==> raven <==
Design SP_wocg, start of the top module:
module SP_wocg(
	clk,
	rst_n,
	in_valid,
	in_data,
	in_mode,
	out_valid,
	out_data
);
make LEC_CHECK=0 CAP_MARGIN=20 CORE_MARGIN=2 CORE_UTILIZATION=69 CTS_CLUSTER_DIAMETER=33 SLEW_MARGIN=20 SYNTH_MEMORY_MAX_BITS=16384 finish   # period 3.22 ns
run.sh (not shown) runs the stock make flow with config.mk's settings and CLKGATE_MAP_FILE=.
==> inputs of yarrow, as changes to raven <==
--- a/flow/config.mk
+++ b/flow/config.mk
@@ -9,4 +9,3 @@
 export CORE_MARGIN = 2
-export CORE_UTILIZATION = 69
-export CTS_CLUSTER_DIAMETER = 33
+export CORE_UTILIZATION = 11
 export SLEW_MARGIN = 20
==> flow/constraint.sdc (replaced) <==
create_clock -name core_clock -period 9.77 [get_ports {clk}]
set_input_delay 1.9540 -clock core_clock [delete_from_list [all_inputs] [get_ports {clk}]]
set_output_delay 1.9540 -clock core_clock [all_outputs]
set_load 0.01 [all_outputs]
==> inputs of nickel, as changes to raven <==
--- a/flow/config.mk
+++ b/flow/config.mk
@@ -11,2 +11,4 @@
 export CTS_CLUSTER_DIAMETER = 33
+export CTS_CLUSTER_SIZE = 29
+export SETUP_SLACK_MARGIN = 0.95
 export SLEW_MARGIN = 20
==> notes <==
nickel died in 5_1_grt (GRT-0116). raven never finished: it broke off in 4_1_cts. yarrow finished with timing, DRC and antenna clean. Synthesized area is the same in yarrow and nickel. In raven the die area is lower than in yarrow, by about 80%. In synthesized cell count, yarrow and raven do not differ.

---

==> exp/fjord <==
SP_wocg again, from the RTL that the note above started with.
export LEC_CHECK = 0
export ABC_AREA = 1
export CAP_MARGIN = 20
export CORE_MARGIN = 2
export CORE_UTILIZATION = 64
export CTS_CLUSTER_SIZE = 95
export SETUP_SLACK_MARGIN = 1.88
export SLEW_MARGIN = 20
export SYNTH_MEMORY_MAX_BITS = 16384
export TNS_END_PERCENT = 5
create_clock -name core_clock -period 6.54 [get_ports {clk}]
==> exp/cedar (differences from exp/fjord) <==
CTS_CLUSTER_SIZE = unset   (was 95)
TNS_END_PERCENT = unset   (was 5)
==> flow/constraint.sdc (replaced) <==
create_clock -name core_clock -period 8.26 [get_ports {clk}]
set_input_delay 1.6520 -clock core_clock [delete_from_list [all_inputs] [get_ports {clk}]]
set_output_delay 1.6520 -clock core_clock [all_outputs]
set_load 0.01 [all_outputs]
==> exp/violet (differences from exp/fjord) <==
ABC_AREA = unset   (was 1)
CORE_UTILIZATION = 70   (was 64)
CTS_CLUSTER_SIZE = unset   (was 95)
MAX_ROUTING_LAYER = met4   (was unset)
SETUP_SLACK_MARGIN = unset   (was 1.88)
TNS_END_PERCENT = unset   (was 5)
==> flow/constraint.sdc (replaced) <==
create_clock -name core_clock -period 5.23 [get_ports {clk}]
set_input_delay 1.0460 -clock core_clock [delete_from_list [all_inputs] [get_ports {clk}]]
set_output_delay 1.0460 -clock core_clock [all_outputs]
set_load 0.01 [all_outputs]
==> exp/ember (differences from exp/fjord) <==
ABC_AREA = unset   (was 1)
CORE_UTILIZATION = 39   (was 64)
CTS_CLUSTER_SIZE = unset   (was 95)
GPL_TIMING_DRIVEN = 0   (was unset)
SETUP_SLACK_MARGIN = unset   (was 1.88)
TNS_END_PERCENT = unset   (was 5)
==> flow/constraint.sdc (replaced) <==
create_clock -name core_clock -period 8.0 [get_ports {clk}]
set_input_delay 1.6000 -clock core_clock [delete_from_list [all_inputs] [get_ports {clk}]]
set_output_delay 1.6000 -clock core_clock [all_outputs]
set_load 0.01 [all_outputs]
==> comparison <==
- Worst setup slack: exp/ember < exp/fjord < exp/cedar.
- Against exp/ember, the synthesized area of exp/cedar is higher by about 0.56%.
- exp/fjord ran to the end with no violations. exp/ember completed without violations. exp/cedar produced a clean layout. exp/violet failed in global routing, error GRT-0116.
- Against exp/fjord, the first-iteration DRC count of exp/ember is lower by 6.5%.
- Between exp/ember and exp/cedar, the lower via count is in exp/ember (gap about 6%, measured against exp/cedar).
- Worst hold slack, highest first: exp/cedar, exp/fjord, exp/ember.
- Fmax, lowest first: exp/ember, exp/cedar, exp/fjord.

---

==> inputs of job 2707 <==
SP_wocg again, from the RTL that the note above started with.
export LEC_CHECK = 0
export ABC_AREA = 1
export CAP_MARGIN = 20
export CELL_PAD_IN_SITES_DETAIL_PLACEMENT = 1
export CORE_ASPECT_RATIO = 0.66
export CORE_MARGIN = 2
export CORE_UTILIZATION = 40
export CTS_CLUSTER_DIAMETER = 371
export GPL_TIMING_DRIVEN = 0
export MAX_ROUTING_LAYER = met4
export MIN_ROUTING_LAYER = met1
export SLEW_MARGIN = 30
export SYNTH_MEMORY_MAX_BITS = 16384
export TNS_END_PERCENT = 75
create_clock -name core_clock -period 9.18 [get_ports {clk}]
==> job 2990: changes against job 2707 <==
ABC_AREA = unset   (was 1)
CELL_PAD_IN_SITES_DETAIL_PLACEMENT = unset   (was 1)
CORE_ASPECT_RATIO = unset   (was 0.66)
CORE_UTILIZATION = 72   (was 40)
CTS_CLUSTER_DIAMETER = 33   (was 371)
GPL_TIMING_DRIVEN = unset   (was 0)
MAX_ROUTING_LAYER = unset   (was met4)
MIN_ROUTING_LAYER = unset   (was met1)
PLACE_DENSITY = 0.95   (was unset)
SLEW_MARGIN = 20   (was 30)
TNS_END_PERCENT = unset   (was 75)
==> flow/constraint.sdc (replaced) <==
create_clock -name core_clock -period 3.22 [get_ports {clk}]
set_input_delay 0.6440 -clock core_clock [delete_from_list [all_inputs] [get_ports {clk}]]
set_output_delay 0.6440 -clock core_clock [all_outputs]
set_load 0.01 [all_outputs]
==> comparison <==
Job 2990 died in clock tree synthesis on DPL-0038. Job 2707 went through all stages and came out clean.
Of job 2707 and job 2990, job 2707 has the higher synthesized cell count (gap about 23%, measured against job 2990).
Of job 2990 and job 2707, job 2707 has the higher die area (gap about 44%, measured against job 2707).
Between job 2990 and job 2707, the lower synthesized area is in job 2990 (gap 0.56%, measured against job 2707).

---

==> 11-27: inputs <==
SP_wocg again, from the RTL that the note above started with.
make LEC_CHECK=0 CAP_MARGIN=0 CORE_MARGIN=2 CORE_UTILIZATION=70 CTS_CLUSTER_SIZE=36 SLEW_MARGIN=20 SYNTH_MEMORY_MAX_BITS=16384 finish   # period 5.29 ns
==> 05-19: changes against 11-27 <==
- CAP_MARGIN: 0 -> 20
- CORE_UTILIZATION: 70 -> 72
- CTS_CLUSTER_SIZE: 36 -> default
==> flow/constraint.sdc (replaced) <==
create_clock -name core_clock -period 6.72 [get_ports {clk}]
set_input_delay 1.3440 -clock core_clock [delete_from_list [all_inputs] [get_ports {clk}]]
set_output_delay 1.3440 -clock core_clock [all_outputs]
set_load 0.01 [all_outputs]
==> 06-09: changes against 11-27 <==
- CAP_MARGIN: 0 -> 20
- CORE_UTILIZATION: 70 -> 72
- CTS_CLUSTER_DIAMETER: default -> 213
- CTS_CLUSTER_SIZE: 36 -> 100
==> flow/constraint.sdc (replaced) <==
create_clock -name core_clock -period 4.58 [get_ports {clk}]
set_input_delay 0.9160 -clock core_clock [delete_from_list [all_inputs] [get_ports {clk}]]
set_output_delay 0.9160 -clock core_clock [all_outputs]
set_load 0.01 [all_outputs]
==> 05-10: changes against 11-27 <==
- CAP_MARGIN: 0 -> 20
- CORE_UTILIZATION: 70 -> 40
- CTS_CLUSTER_SIZE: 36 -> default
==> flow/constraint.sdc (replaced) <==
create_clock -name core_clock -period 13.5 [get_ports {clk}]
set_input_delay 2.7000 -clock core_clock [delete_from_list [all_inputs] [get_ports {clk}]]
set_output_delay 2.7000 -clock core_clock [all_outputs]
set_load 0.01 [all_outputs]
==> results <==
In 05-10 the sequential share of layout area is lower than in 05-19, by 0.11 points. 05-19 finished clean. 06-09 stopped in 4_1_cts with DPL-0033. 05-10 went through all stages and came out clean. 11-27 aborted during 5_1_grt on GRT-0232. In 05-19 the non-clock buffer count is higher than in 05-10, by 117. Against 05-19, the hold slack of 05-10 is lower by 12 ps. In synthesized cell count, 06-09 and 05-19 do not differ. In area after synthesis, 06-09 and 05-10 do not differ. Against 05-19, the final area of 05-10 is higher by 0.56%.

---

==> branch violet <==
SP_wocg again, from the RTL that the note above started with.
clock: 9.97 ns
lec_check: 0
abc_area: 1
cap_margin: 20
core_margin: 9
core_utilization: 21
cts_cluster_size: 57
place_density: 0.67
setup_slack_margin: 0.71
slew_margin: 20
synth_memory_max_bits: 16384
tns_end_percent: 5
==> inputs of branch quartz, as changes to branch violet <==
- ABC_AREA: 1 -> unset
- CORE_MARGIN: 9 -> 2
- CORE_UTILIZATION: 21 -> 40
- CTS_CLUSTER_SIZE: 57 -> unset
- PLACE_DENSITY: 0.67 -> unset
- SETUP_SLACK_MARGIN: 0.71 -> unset
- TNS_END_PERCENT: 5 -> unset
==> flow/constraint.sdc (replaced) <==
create_clock -name core_clock -period 8.0 [get_ports {clk}]
set_input_delay 1.6000 -clock core_clock [delete_from_list [all_inputs] [get_ports {clk}]]
set_output_delay 1.6000 -clock core_clock [all_outputs]
set_load 0.01 [all_outputs]
==> results <==
Crit path max fanout: branch quartz 49; branch violet 10
Met3 global-route usage: branch quartz 2.93%; branch violet 1.64%
Placer's final routability congestion estimate: branch quartz 0.929; branch violet 0.922
Post-synthesis area per instance: branch quartz 8.70 um^2; branch violet 7.11 um^2
Post-route minimum period: branch quartz 7.40 ns; branch violet 7.13 ns
Post-route clock period utilization: branch quartz 92.5%; branch violet 71.6%
Worst Reg-to-Reg Cells: branch quartz 25; branch violet 29
Yosys Instances: branch quartz 6860; branch violet 8443
Number of iterations in the first detailed-routing pass: branch quartz 7; branch violet 6
Result of the run: branch quartz no timing/DRC/antenna violations; branch violet no timing/DRC/antenna violations
Final Net Count: branch quartz 7740; branch violet 9358
Number of well taps: branch quartz 1930; branch violet 3743
Wire length on met1: branch quartz 84.2 mm; branch violet 76.3 mm
Post-Syn Nets: branch quartz 7824; branch violet 9407
Total number of warnings across the stage logs: branch quartz 107; branch violet 109
Worst hold margin: branch quartz 0.411 ns; branch violet 0.404 ns
Met3 WL: branch quartz 11.1 mm; branch violet 12.4 mm
Slew at the pin closest to its max-slew limit: branch quartz 1.20 ns; branch violet 1.13 ns

---

==> run a: inputs <==
SP_wocg again, from the RTL that the note above started with.
make LEC_CHECK=0 ABC_AREA=1 CAP_MARGIN=20 CORE_MARGIN=2 CORE_UTILIZATION=70 MAX_ROUTING_LAYER=met4 SLEW_MARGIN=20 SYNTH_MEMORY_MAX_BITS=16384 finish   # period 5.25 ns
==> run b: changes against run a <==
ABC_AREA = not set   (was 1)
CAP_MARGIN = 10   (was 20)
CELL_PAD_IN_SITES_GLOBAL_PLACEMENT = 0   (was not set)
MAX_ROUTING_LAYER = not set   (was met4)
PLACE_DENSITY = 0.64   (was not set)
SETUP_SLACK_MARGIN = 0.97   (was not set)
==> flow/constraint.sdc (replaced) <==
create_clock -name core_clock -period 6.64 [get_ports {clk}]
set_input_delay 1.3280 -clock core_clock [delete_from_list [all_inputs] [get_ports {clk}]]
set_output_delay 1.3280 -clock core_clock [all_outputs]
set_load 0.01 [all_outputs]
==> results <==
| metric | run b | run a |
|---|---|---|
| Count of distinct cell types in the synthesized netlist | 122 | 69 |
| Worst-case setup slack after placement | 0.1286 ns | -0.6977 ns |
| Chip Area, Yosys | 59720 um^2 | 60050 um^2 |
| Number of instances in the synthesized netlist | 6860 | 8443 |
| DIE AREA | 87660 um^2 | 88150 um^2 |
| Post-Syn Nets | 7824 | 9407 |
| Routability congestion estimate from global placement | 1.001 | 1.045 |
| Die X | 296.1 um | 296.9 um |
| Cell Area, Synth | 59720 um^2 | 60050 um^2 |
| Simple-Gate Area Share | 0.1517 | 0.2379 |
| Starting utilization of the core area | 0.7035 | 0.7053 |
| Synth mux share | 0.06451 | 0.0006876 |
| Number of setup buffers added after CTS | 123 | 129 |
| Synthesized area per cell | 8.705 um^2 | 7.113 um^2 |
| Fa+ha+maj area frac | 0.2508 | 0.2494 |
| Sequential element share of the synthesized area | 0.2183 | 0.2171 |
| Die height | 296.1 um | 296.9 um |
| Number of cells after detailed placement | 7933 | 10130 |
| Detailed placement HPWL | 134.7 mm | 150.4 mm |
| Share of Yosys cell area claimed by the top area cell type | 0.2179 | 0.2167 |
| Outcome | no timing/DRC/antenna violations | did not finish |
| Last stage reached | - | global routing |
| Placement-stage cell area | 62090 um^2 | 66860 um^2 |
| Total clock buffers created by CTS | 60 | 59 |
| Post-Synth XOR/XNOR Area | 0.04262 | 0.04305 |

---

==> inputs of trial 58 <==
SP_wocg again, from the RTL that the note above started with.
Settings: LEC_CHECK=0, ABC_AREA=1, CAP_MARGIN=40, CELL_PAD_IN_SITES_GLOBAL_PLACEMENT=0, CORE_MARGIN=2, CORE_UTILIZATION=70, MAX_ROUTING_LAYER=met4, PLACE_DENSITY=0.64, SETUP_SLACK_MARGIN=-0.42, SLEW_MARGIN=20, SYNTH_MEMORY_MAX_BITS=16384; clock period 5.19 ns.
==> inputs of trial 30, as changes to trial 58 <==
- ABC_AREA: 1 -> unset
- CAP_MARGIN: 40 -> 10
- CORE_UTILIZATION: 70 -> 72
- CTS_CLUSTER_SIZE: unset -> 60
- MAX_ROUTING_LAYER: met4 -> unset
- PLACE_DENSITY: 0.64 -> unset
- PLACE_DENSITY_LB_ADDON: unset -> 0.0
- SETUP_SLACK_MARGIN: -0.42 -> 0.97
==> flow/constraint.sdc (replaced) <==
create_clock -name core_clock -period 6.64 [get_ports {clk}]
set_input_delay 1.3280 -clock core_clock [delete_from_list [all_inputs] [get_ports {clk}]]
set_output_delay 1.3280 -clock core_clock [all_outputs]
set_load 0.01 [all_outputs]
==> qor summary <==
                                                                          trial 58                                     trial 30
Net Count, Synth                                                              9407                                         7824
Global placement routability congestion                                       1.05                                         1.01
Dominant cell area share                                                     21.7%                                        21.8%
DIE HEIGHT                                                                  297 um                                       292 um
Xor+xnor area frac                                                           4.30%                                        4.26%
Post-synthesis cell count from yosys                                          8443                                         6860
Width of the die                                                            297 um                                       292 um
Synth Area in Adders                                                         24.9%                                        25.1%
Number of distinct library cells after synthesis                                69                                          122
Seq share, synth                                                             21.7%                                        21.8%
Area after DPL                                                        0.0674 sq mm                                 0.0618 sq mm
Run status                                               aborted with a tool error                     finished with violations
Failing step                                                        global routing                                            -
Violated checks                                                                  -  capacitance limit, slew limit, setup timing
Placed Cells                                                                 10236                                         7838
Placeable core area                                                   0.0851 sq mm                                 0.0821 sq mm
Worst setup slack before clock tree synthesis                            -0.926 ns                                     0.191 ns
Number of resized instances in the post-cts repair step                        183                                          475
Synth Cell Area                                                       0.0601 sq mm                                 0.0597 sq mm

---

==> inputs of v28 <==
SP_wocg again, from the RTL that the note above started with.
make LEC_CHECK=0 ABC_AREA=1 CAP_MARGIN=10 CELL_PAD_IN_SITES_GLOBAL_PLACEMENT=0 CORE_MARGIN=2 CORE_UTILIZATION=72 CTS_CLUSTER_DIAMETER=188 CTS_CLUSTER_SIZE=37 HOLD_SLACK_MARGIN=0.3 PLACE_DENSITY=0.35 SETUP_SLACK_MARGIN=0.6 SLEW_MARGIN=20 SYNTH_MEMORY_MAX_BITS=16384 finish   # period 5.07 ns
==> v3: changes against v28 <==
Settings changed: ABC_AREA 1 to not set, CAP_MARGIN 10 to 20, CELL_PAD_IN_SITES_GLOBAL_PLACEMENT 0 to not set, CORE_UTILIZATION 72 to 69, CTS_CLUSTER_DIAMETER 188 to not set, CTS_CLUSTER_SIZE 37 to not set, HOLD_SLACK_MARGIN 0.3 to not set, PLACE_DENSITY 0.35 to not set, SETUP_SLACK_MARGIN 0.6 to not set.
==> flow/constraint.sdc (replaced) <==
create_clock -name core_clock -period 7.58 [get_ports {clk}]
set_input_delay 1.5160 -clock core_clock [delete_from_list [all_inputs] [get_ports {clk}]]
set_output_delay 1.5160 -clock core_clock [all_outputs]
set_load 0.01 [all_outputs]
==> v13: changes against v28 <==
Settings changed: ABC_AREA 1 to not set, CAP_MARGIN 10 to 20, CELL_PAD_IN_SITES_GLOBAL_PLACEMENT 0 to not set, CORE_UTILIZATION 72 to 70, CTS_CLUSTER_DIAMETER 188 to not set, CTS_CLUSTER_SIZE 37 to not set, HOLD_SLACK_MARGIN 0.3 to not set, PLACE_DENSITY 0.35 to not set, SETUP_SLACK_MARGIN 0.6 to not set.
==> flow/constraint.sdc (replaced) <==
create_clock -name core_clock -period 6.3 [get_ports {clk}]
set_input_delay 1.2600 -clock core_clock [delete_from_list [all_inputs] [get_ports {clk}]]
set_output_delay 1.2600 -clock core_clock [all_outputs]
set_load 0.01 [all_outputs]
==> v19: changes against v28 <==
Settings changed: CAP_MARGIN 10 to 20, CELL_PAD_IN_SITES_GLOBAL_PLACEMENT 0 to not set, CORE_UTILIZATION 72 to 64, CTS_CLUSTER_DIAMETER 188 to not set, CTS_CLUSTER_SIZE 37 to not set, HOLD_SLACK_MARGIN 0.3 to not set, PLACE_DENSITY 0.35 to not set, SETUP_SLACK_MARGIN 0.6 to -0.37.
==> flow/constraint.sdc (replaced) <==
create_clock -name core_clock -period 5.76 [get_ports {clk}]
set_input_delay 1.1520 -clock core_clock [delete_from_list [all_inputs] [get_ports {clk}]]
set_output_delay 1.1520 -clock core_clock [all_outputs]
set_load 0.01 [all_outputs]
==> results.txt <==
Synth area leaders = dfrtp_1 22%, fa_1 14%, nand2_1 13%
Final setup margin = -0.2087 ns
Synthesized area per cell = 7.113 µm²
Placed Area = 0.06401 mm²
Blocking Checks = negative setup slack
Final setup fails = 12
Die Size = 0.09630 mm²
Row count = 112
Post-Syn Area = 0.06005 mm²
GR Util All Layers = 36.73%
Outcome = failed layout checks
Source of the figures above: v19

==> results.txt <==
Outcome = finished clean
GR Util All Layers = 40.03%
Die Size = 0.08766 mm²
GPL Wtd Cong = 0.9901
Synthesized area per cell = 8.705 µm²
Detailed Routing Iterations Pass 1 = 11
Post-Syn Area = 0.05972 mm²
Hold Buf Count CTS = 0
Synth area leaders = dfrtp_1 22%, fa_1 14%, ha_1 11%
TNS Setup = 0 ns
Core Util at FP = 70.35%
Final setup margin = 0.1206 ns
Placed Area = 0.06246 mm²
Final setup fails = 0
Source of the figures above: v13

==> results.txt <==
Tool Error = [ERROR GRT-0116] Global routing finished with congestion. Check the congestion regions in the DRC Viewer.
Synth area leaders = dfrtp_1 22%, fa_1 14%, nand2_1 13%
Area leader, netlist = dfrtp_1
GR Util All Layers = 80.21%
Last stage = 5_1_grt
Yosys cell types = 69
Placed Area = 0.06864 mm²
Synthesized area per cell = 7.113 µm²
Core area = 0.08237 mm²
GPL Wtd Cong = 1.015
Dominant cell area share = 21.67%
#FFs+latches synth = 521
Post-Syn Area = 0.06005 mm²
Row count = 105
Die Size = 0.08573 mm²
Outcome = did not finish
Source of the figures above: v28

==> results.txt <==
GRT met1 Usage = 51.96%
RSZ-0062 raised after global routing = false
Synth area leaders = dfrtp_1 22%, fa_1 14%, ha_1 11%
Outcome = finished clean
Placed Area = 0.06136 mm²
FF-to-FF path depth = 19
Row count = 107
Most Used Layer, Global Route = met2
GR Util All Layers = 38.80%
Post-Syn Area = 0.05972 mm²
Final setup fails = 0
Synthesized area per cell = 8.705 µm²
Sequential cell area = 0.01304 mm²
Worst Path Max Fanout = 58
Final setup margin = 0.3503 ns
Source of the figures above: v3

